==> run P <==
==> flow/design.v <==
module sdram_controller (
        input   clk,
        input   rst,
        output  sdram_cle,
        output  sdram_cs,
        output  sdram_cas,
        output  sdram_ras,
        output  sdram_we,
        output  sdram_dqm,
        output  [1:0]  sdram_ba,
        output  [12:0] sdram_a,
        input   [31:0] sdram_dqi,
        output  [31:0] sdram_dqo,
        input   [22:0] user_addr,    
        input   rw,                  
        input   [31:0] data_in,      
        output  [31:0] data_out,     
        output  busy,                
        input   in_valid,            
        output  out_valid            
    );
    localparam tCASL            = 13'd2;        
    localparam tPRE             = 13'd2;        
    localparam tACT             = 13'd2;        
    localparam tREF             = 13'd6;        
    localparam tRef_Counter     = 10'd750;     
    wire [22:0] addr;
    wire [12:0] Mapped_RA;
    wire [1:0]  Mapped_BA;
    wire [7:0]  Mapped_CA;
    reg        req_rw_q;
    reg [22:0] req_addr_q;
    reg [31:0] req_data_q;
    reg        start_q;
    wire        eff_rw   = start_q ? req_rw_q   : rw;
    wire [22:0] eff_addr = start_q ? req_addr_q : user_addr;
    wire [31:0] eff_data = start_q ? req_data_q : data_in;
    assign Mapped_RA = {eff_addr[22:10]};
    assign Mapped_BA = {eff_addr[9:8]};
    assign Mapped_CA = {eff_addr[7:0]};
    assign addr = {Mapped_RA, Mapped_BA, Mapped_CA};
    wire[22:0]next_input_addr;
    wire[22:0]next_addr;
    wire [12:0] next_Mapped_RA;
    wire [1:0]  next_Mapped_BA;
    wire [7:0]  next_Mapped_CA;
    assign next_input_addr = eff_addr + 8;  
    assign next_Mapped_RA = {next_input_addr[22:10]};
    assign next_Mapped_BA = {next_input_addr[9:8]};
    assign next_Mapped_CA = {next_input_addr[7:0]};
    assign next_addr = {next_Mapped_RA,next_Mapped_BA,next_Mapped_CA}; 
    reg [31:0] cache_d[0:1], cache_q[0:1];
    reg [22:0] cache_addr_d[0:1], cache_addr_q[0:1];
    reg [1:0]  cache_cnt_d[0:1], cache_cnt_q[0:1]; 
    reg [1:0]  cache_vld_d, cache_vld_q;
    localparam CMD_UNSELECTED    = 4'b1000;
    localparam CMD_NOP           = 4'b0111;
    localparam CMD_ACTIVE        = 4'b0011;
    localparam CMD_READ          = 4'b0101;
    localparam CMD_WRITE         = 4'b0100;
    localparam CMD_TERMINATE     = 4'b0110;
    localparam CMD_PRECHARGE     = 4'b0010;
    localparam CMD_REFRESH       = 4'b0001;
    localparam CMD_LOAD_MODE_REG = 4'b0000;
    localparam STATE_SIZE = 4;
    localparam INIT = 4'd0,
               WAIT = 4'd1,
               PRECHARGE_INIT = 4'd2,
               REFRESH_INIT_1 = 4'd3,
               REFRESH_INIT_2 = 4'd4,
               LOAD_MODE_REG = 4'd5,
               IDLE = 4'd6,
               REFRESH = 4'd7,
               ACTIVATE = 4'd8,
               READ = 4'd9,
               READ_RES = 4'd10,
               WRITE = 4'd11,
               PRECHARGE = 4'd12;
    reg cle_d, cle_q;
    reg dqm_q, dqm_d;
    reg [3:0] cmd_d, cmd_q;
    reg [1:0] ba_d, ba_q;
    reg [12:0] a_d, a_q;
    reg [31:0] dq_d, dq_q;
    reg [31:0] dqi_d, dqi_q;
    reg dq_en_d, dq_en_q;
    assign sdram_cle = cle_q;
    assign sdram_cs = cmd_q[3];
    assign sdram_ras = cmd_q[2];
    assign sdram_cas = cmd_q[1];
    assign sdram_we = cmd_q[0];
    assign sdram_dqm = dqm_q;
    assign sdram_ba = ba_q;
    assign sdram_a = a_q;
    assign sdram_dqo = dq_en_q ? dq_q : 32'h00000000;
    reg [STATE_SIZE-1:0] state_d, state_q;
    reg [STATE_SIZE-1:0] next_state_d, next_state_q;
    reg [22:0] addr_d, addr_q;
    reg [31:0] data_d, data_q;
    reg out_valid_d, out_valid_q;
    reg [15:0] delay_ctr_d, delay_ctr_q;
    reg [9:0] refresh_ctr_d, refresh_ctr_q;
    reg refresh_flag_d, refresh_flag_q;
    reg ready_d, ready_q;
    reg start_d;
    reg rw_op_d, rw_op_q;
    reg [3:0] row_open_d, row_open_q;
    reg [12:0] row_addr_d[3:0], row_addr_q[3:0];
    reg [2:0] precharge_bank_d, precharge_bank_q;
    integer i;
    assign data_out = data_q;
    assign busy = !ready_q;
    assign out_valid = out_valid_q;
    always @* begin
        dq_d = dq_q;
        dqi_d = sdram_dqi;
        dq_en_d = 1'b0;  
        cle_d = cle_q;
        cmd_d = CMD_NOP;  
        dqm_d = 1'b0;
        ba_d = 2'd0;
        a_d = 13'd0;
        state_d = state_q;
        next_state_d = next_state_q;
        delay_ctr_d = delay_ctr_q;
        addr_d = addr_q;
        data_d = data_q;
        out_valid_d = 1'b0;
        precharge_bank_d = precharge_bank_q;
        rw_op_d = rw_op_q;
        ready_d = ready_q;
        start_d = start_q;
        row_open_d = row_open_q;
        for (i = 0; i < 4; i = i + 1)
            row_addr_d[i] = row_addr_q[i];
        refresh_flag_d = refresh_flag_q;
        refresh_ctr_d = refresh_ctr_q + 1'b1;
        if (refresh_ctr_q > tRef_Counter) begin
            refresh_ctr_d = 10'd0;
            refresh_flag_d = 1'b1;
        end
        cache_d[0] = cache_q[0];
        cache_d[1] = cache_q[1];
        cache_addr_d[0] = cache_addr_q[0];
        cache_addr_d[1] = cache_addr_q[1];
        cache_cnt_d[0] = cache_cnt_q[0];
        cache_cnt_d[1] = cache_cnt_q[1];
        cache_vld_d = cache_vld_q;
        case(cache_cnt_q[0])
            0:begin
                cache_d[0] = sdram_dqi;
                cache_cnt_d[0] = 2'b11;
            end
            1:cache_cnt_d[0] = 2'b00;
            2:cache_cnt_d[0] = 2'b01;
        endcase
        case(cache_cnt_q[1])
            0:begin
                cache_d[1] = sdram_dqi;
                cache_cnt_d[1] = 2'b11;
            end
            1:cache_cnt_d[1] = 2'b00;
            2:cache_cnt_d[1] = 2'b01;
        endcase
        case (state_q)
            INIT: begin
                row_open_d = 4'b0;
                out_valid_d = 1'b0;
                a_d = {3'b000, 1'b0, 2'b00, 3'b010, 1'b0, 3'b010};  
                ba_d = 2'b0;
                cle_d = 1'b1;
                state_d = WAIT;
                delay_ctr_d = 16'd0;
                next_state_d = IDLE;
                refresh_flag_d = 1'b0;
                refresh_ctr_d = 10'b1;
                ready_d = 1'b0;
                dq_en_d = 1'b0;
            end
            WAIT: begin
                delay_ctr_d = delay_ctr_q - 1'b1;
                if (delay_ctr_q == 13'd0) begin
                    state_d = next_state_q;
                end
            end
            IDLE: begin
            	start_d = start_q;
                if (ready_q && in_valid) begin
                        start_d = 1'd1;
                end
                if (refresh_flag_q) begin  
                    ready_d = 1'b0;
                    state_d = PRECHARGE;
                    next_state_d = REFRESH;
                    precharge_bank_d = 3'b100;  
                    refresh_flag_d = 1'b0;  
                end 
                else if ((ready_q && in_valid) || start_q) begin  
                    start_d = 1'd0;
                    ready_d = 1'b0;  
                    rw_op_d = eff_rw;  
                    addr_d = addr;
                    if (eff_rw)  
                        data_d = eff_data;
                    if (row_open_q[addr[9:8]]) begin
                        if (row_addr_q[addr[9:8]] == addr[22:10]) begin  
                            if (eff_rw)
                                state_d = WRITE;
                            else begin
                                if (cache_vld_q[addr[2]] && cache_cnt_q[addr[2]] == 2'b11 && cache_addr_q[addr[2]] == addr[22:0]) begin  
                                    out_valid_d = 1'b1;
                                    data_d = cache_q[addr[2]];
                                    if(row_open_q[next_addr[9:8]] && row_addr_q[next_addr[9:8]] == next_addr[22:10]) begin
                                        cmd_d = CMD_READ;
                                        a_d = {2'b0, 1'b0, next_addr[7:0], 2'b0};
                                        ba_d = next_addr[9:8];
                                        cache_addr_d[next_addr[2]] = next_addr;
                                        cache_cnt_d[next_addr[2]] = 2;
                    cache_vld_d[next_addr[2]] = 1'b1;
                                    end
                                end
                                else begin                  
                                    state_d = READ;
                                end
                            end
                        end 
                        else begin  
                            state_d = PRECHARGE;  
                            precharge_bank_d = {1'b0, addr[9:8]};
                            next_state_d = ACTIVATE;  
                        end
                    end 
                    else begin  
                        state_d = ACTIVATE;  
                    end
                end
                else if (!ready_q) begin
                    ready_d = 1;
                end
            end
            REFRESH: begin
                cmd_d = CMD_REFRESH;
                state_d = WAIT;
                delay_ctr_d = tREF;
                next_state_d = IDLE;
            end
            ACTIVATE: begin
                cmd_d = CMD_ACTIVE;
                a_d = addr_q[22:10];
                ba_d = addr_q[9:8];
                delay_ctr_d = tACT;
                state_d = WAIT;
                if (rw_op_q)
                    next_state_d = WRITE;
                else
                    next_state_d = READ;
                row_open_d[addr_q[9:8]] = 1'b1;  
                row_addr_d[addr_q[9:8]] = addr_q[22:10];
            end
            READ: begin
                cmd_d = CMD_READ;
                a_d = {2'b0, 1'b0, addr_q[7:0], 2'b0};
                ba_d = addr_q[9:8];
                state_d = WAIT;
                delay_ctr_d = tCASL; 
                next_state_d = READ_RES;
            end
            READ_RES: begin
                data_d = dqi_q;  
                out_valid_d = 1'b1;
                state_d = IDLE;
                if (row_open_q[next_addr[9:8]] && row_addr_q[next_addr[9:8]] == next_addr[22:10]) begin
                    cmd_d = CMD_READ;
                    a_d = {2'b0, 1'b0, next_addr[7:0], 2'b0};  
                    ba_d = next_addr[9:8];
                    cache_addr_d[next_addr[2]] = next_addr;
                    cache_cnt_d[next_addr[2]] = 2;
                    cache_vld_d[next_addr[2]] = 1'b1;
            	end
            end
            WRITE: begin
                cmd_d = CMD_WRITE;
                dq_d = data_q;
                dq_en_d = 1'b1;  
                a_d = {2'b0, 1'b0, addr_q[7:0], 2'b00};
                ba_d = addr_q[9:8];
                for (i = 0; i < 2; i = i + 1) begin
                    if (cache_addr_q[i] == addr_q) begin
                        cache_d[i] = data_q;
                        cache_cnt_d[i] = 2'b11;
                    end
                end
                state_d = IDLE;
            end
            PRECHARGE: begin
                cmd_d = CMD_PRECHARGE;
                a_d[10] = precharge_bank_q[2];  
                ba_d = precharge_bank_q[1:0];
                state_d = WAIT;
                delay_ctr_d = tPRE;
                if (precharge_bank_q[2]) begin
                    row_open_d = 4'b0000;  
                end else begin
                    row_open_d[precharge_bank_q[1:0]] = 1'b0;  
                end
            end
            default: state_d = INIT;
        endcase
    end
    always @(posedge clk) begin
        if(rst) begin
            cle_q <= 1'b0;
            dq_en_q <= 1'b0;
            state_q <= INIT;
            ready_q <= 1'b0;
            start_q <= 1'b0;
            cache_q[0] <= 0;
            cache_addr_q[0] <= 0;
            cache_cnt_q[0] <= 2'b11;
            cache_q[1] <= 0;
            cache_addr_q[1] <= 0;
            cache_cnt_q[1] <= 2'b11;
            cache_vld_q <= 2'b00;
        end else begin
            cle_q <= cle_d;
            dq_en_q <= dq_en_d;
            state_q <= state_d;
            ready_q <= ready_d;
            start_q <= start_d;
            cache_q[0] <= cache_d[0];
            cache_addr_q[0] <= cache_addr_d[0];
            cache_cnt_q[0] <= cache_cnt_d[0];
            cache_q[1] <= cache_d[1];
            cache_addr_q[1] <= cache_addr_d[1];
            cache_cnt_q[1] <= cache_cnt_d[1];
            cache_vld_q <= cache_vld_d;
        end
        cmd_q <= cmd_d;
        dqm_q <= dqm_d;
        ba_q <= ba_d;
        a_q <= a_d;
        dq_q <= dq_d;
        dqi_q <= dqi_d;
        next_state_q <= next_state_d;
        refresh_flag_q <= refresh_flag_d;
        refresh_ctr_q <= refresh_ctr_d;
        data_q <= data_d;
        addr_q <= addr_d;
        out_valid_q <= out_valid_d;
        row_open_q <= row_open_d;
        for (i = 0; i < 4; i = i + 1)
            row_addr_q[i] <= row_addr_d[i];
        precharge_bank_q <= precharge_bank_d;
        rw_op_q <= rw_op_d;
        if (state_q == IDLE && ready_q && in_valid) begin
            req_rw_q <= rw;
            req_addr_q <= user_addr;
            req_data_q <= data_in;
        end
        delay_ctr_q <= delay_ctr_d;
    end
endmodule
==> flow/run.sh <==
#!/bin/bash
# the make line also repeats each setting of config.mk as NAME=value (left out here)
make -C /OpenROAD-flow-scripts/flow DESIGN_CONFIG=/design/flow/config.mk WORK_HOME=/design/flow/orfs CLKGATE_MAP_FILE= finish
==> flow/config.mk <==
export PLATFORM = sky130hd
export DESIGN_NAME = sdram_controller
export DESIGN_NICKNAME = sdram_controller
export VERILOG_FILES = /design/flow/design.v
export SDC_FILE = /design/flow/constraint.sdc
export NUM_CORES = 4
export LEC_CHECK = 0
export CAP_MARGIN = 20
export CORE_MARGIN = 2
export CORE_UTILIZATION = 68
export CTS_CLUSTER_SIZE = 37
export SLEW_MARGIN = 20
==> flow/constraint.sdc <==
create_clock -name core_clock -period 3.23 [get_ports {clk}]
set_input_delay 0.6460 -clock core_clock [delete_from_list [all_inputs] [get_ports {clk}]]
set_output_delay 0.6460 -clock core_clock [all_outputs]
set_load 0.01 [all_outputs]
==> run H (differences from run P) <==
--- a/flow/config.mk
+++ b/flow/config.mk
@@ -7,6 +7,11 @@
 export LEC_CHECK = 0
+export ABC_AREA = 1
 export CAP_MARGIN = 20
 export CORE_MARGIN = 2
-export CORE_UTILIZATION = 68
-export CTS_CLUSTER_SIZE = 37
-export SLEW_MARGIN = 20
+export CORE_UTILIZATION = 72
+export CTS_CLUSTER_SIZE = 49
+export GPL_TIMING_DRIVEN = 1
+export MAX_ROUTING_LAYER = met5
+export PLACE_DENSITY_LB_ADDON = 0.0
+export SETUP_SLACK_MARGIN = 0.58
+export SLEW_MARGIN = 25
==> flow/constraint.sdc (replaced) <==
create_clock -name core_clock -period 2.04 [get_ports {clk}]
set_input_delay 0.4080 -clock core_clock [delete_from_list [all_inputs] [get_ports {clk}]]
set_output_delay 0.4080 -clock core_clock [all_outputs]
set_load 0.01 [all_outputs]
==> comparison <==
Run P finished but failed the layout checks on setup timing. Run H never finished: it broke off in 4_1_cts.
Of run H and run P, run H has the higher area after synthesis (gap about 4%, measured against run P).
Between run H and run P, the lower die area is in run H (gap about 1.6%, measured against run P).
Synthesized cell count: run H is higher than run P (42%).
==> figures <==
quantity                                                         run P                      run H
Cell area after placement                                   22,740 um2                 24,960 um2
Simple-gate area share of the yosys netlist                     12.99%                     26.45%
Xor+xnor area frac                                              5.750%                     2.159%
Area of the chip                                            30,010 um2                 29,520 um2
Final GP Congestion                                             0.9269                      1.146
Synth top cell by count                      sky130_fd_sc_hd__edfxtp_1   sky130_fd_sc_hd__nand2_1
FA/HA/MAJ Cells, Area Fraction                                 0.5140%                    0.4936%
Status                                                 failed layout checks  aborted with a tool error
Last stage reached                                                   -                    4_1_cts
Violated checks                                           setup timing                          -
Area leader share                                               34.39%                     33.02%
Area of the core region                                     28,010 um2                 27,780 um2
Pre-CTS setup slack                                          -1.379 ns                  -1.782 ns
Effective utilization at floorplan                              69.52%                     73.00%
Floorplan die height                                          173.2 um                   171.8 um
Post-placement cell count                                        2,398                      3,289

==> build 91: inputs <==
RTL: the design.v shown in full above, as it stands there.
export LEC_CHECK = 0
export ABC_AREA = 1
export CAP_MARGIN = 20
export CORE_MARGIN = 2
export CORE_UTILIZATION = 72
export PLACE_DENSITY_LB_ADDON = 0.2
export SETUP_SLACK_MARGIN = 0.22
export SLEW_MARGIN = 20
create_clock -name core_clock -period 2.09 [get_ports {clk}]
run.sh (not shown) runs the stock make flow with config.mk's settings and CLKGATE_MAP_FILE=.
==> build 82: changes against build 91 <==
- ABC_AREA: 1 -> default
- CORE_UTILIZATION: 72 -> 40
- CTS_CLUSTER_DIAMETER: default -> 191
- HOLD_SLACK_MARGIN: default -> -0.03
- PLACE_DENSITY_LB_ADDON: 0.2 -> 0.08
- SETUP_SLACK_MARGIN: 0.22 -> default
==> flow/constraint.sdc (replaced) <==
create_clock -name core_clock -period 4.2 [get_ports {clk}]
set_input_delay 0.8400 -clock core_clock [delete_from_list [all_inputs] [get_ports {clk}]]
set_output_delay 0.8400 -clock core_clock [all_outputs]
set_load 0.01 [all_outputs]
==> results.toml <==
# generated from flow reports
[run_status]
outcome = "finished clean"

[synth]
synth_cell_types = 75
ys_top_logic_family = "multiplexers"
yosysMostFrequentCell = "edfxtp_1"
ys_chip_area_um2 = 19500
avgSynthCellArea_um2 = 11.0
ys_sh_aoi_pct = 8.07
yosys.area.top_type_share_pct = 34.4

[floorplanning]
chipArea_um2 = 50500
the above is filed under build 82

==> results.toml <==
# yosys + openroad results
[run_status]
firstError = "[ERROR DPL-0038] Utilization greater than 100%, impossible to legalize"
failed_stage = "clock tree synthesis"
outcome = "aborted with a tool error"

[synth]
yosysMostFrequentCell = "nand2_1"
avgSynthCellArea_um2 = 8.03

[floorplanning]
chipArea_um2 = 29500
the above is filed under build 91

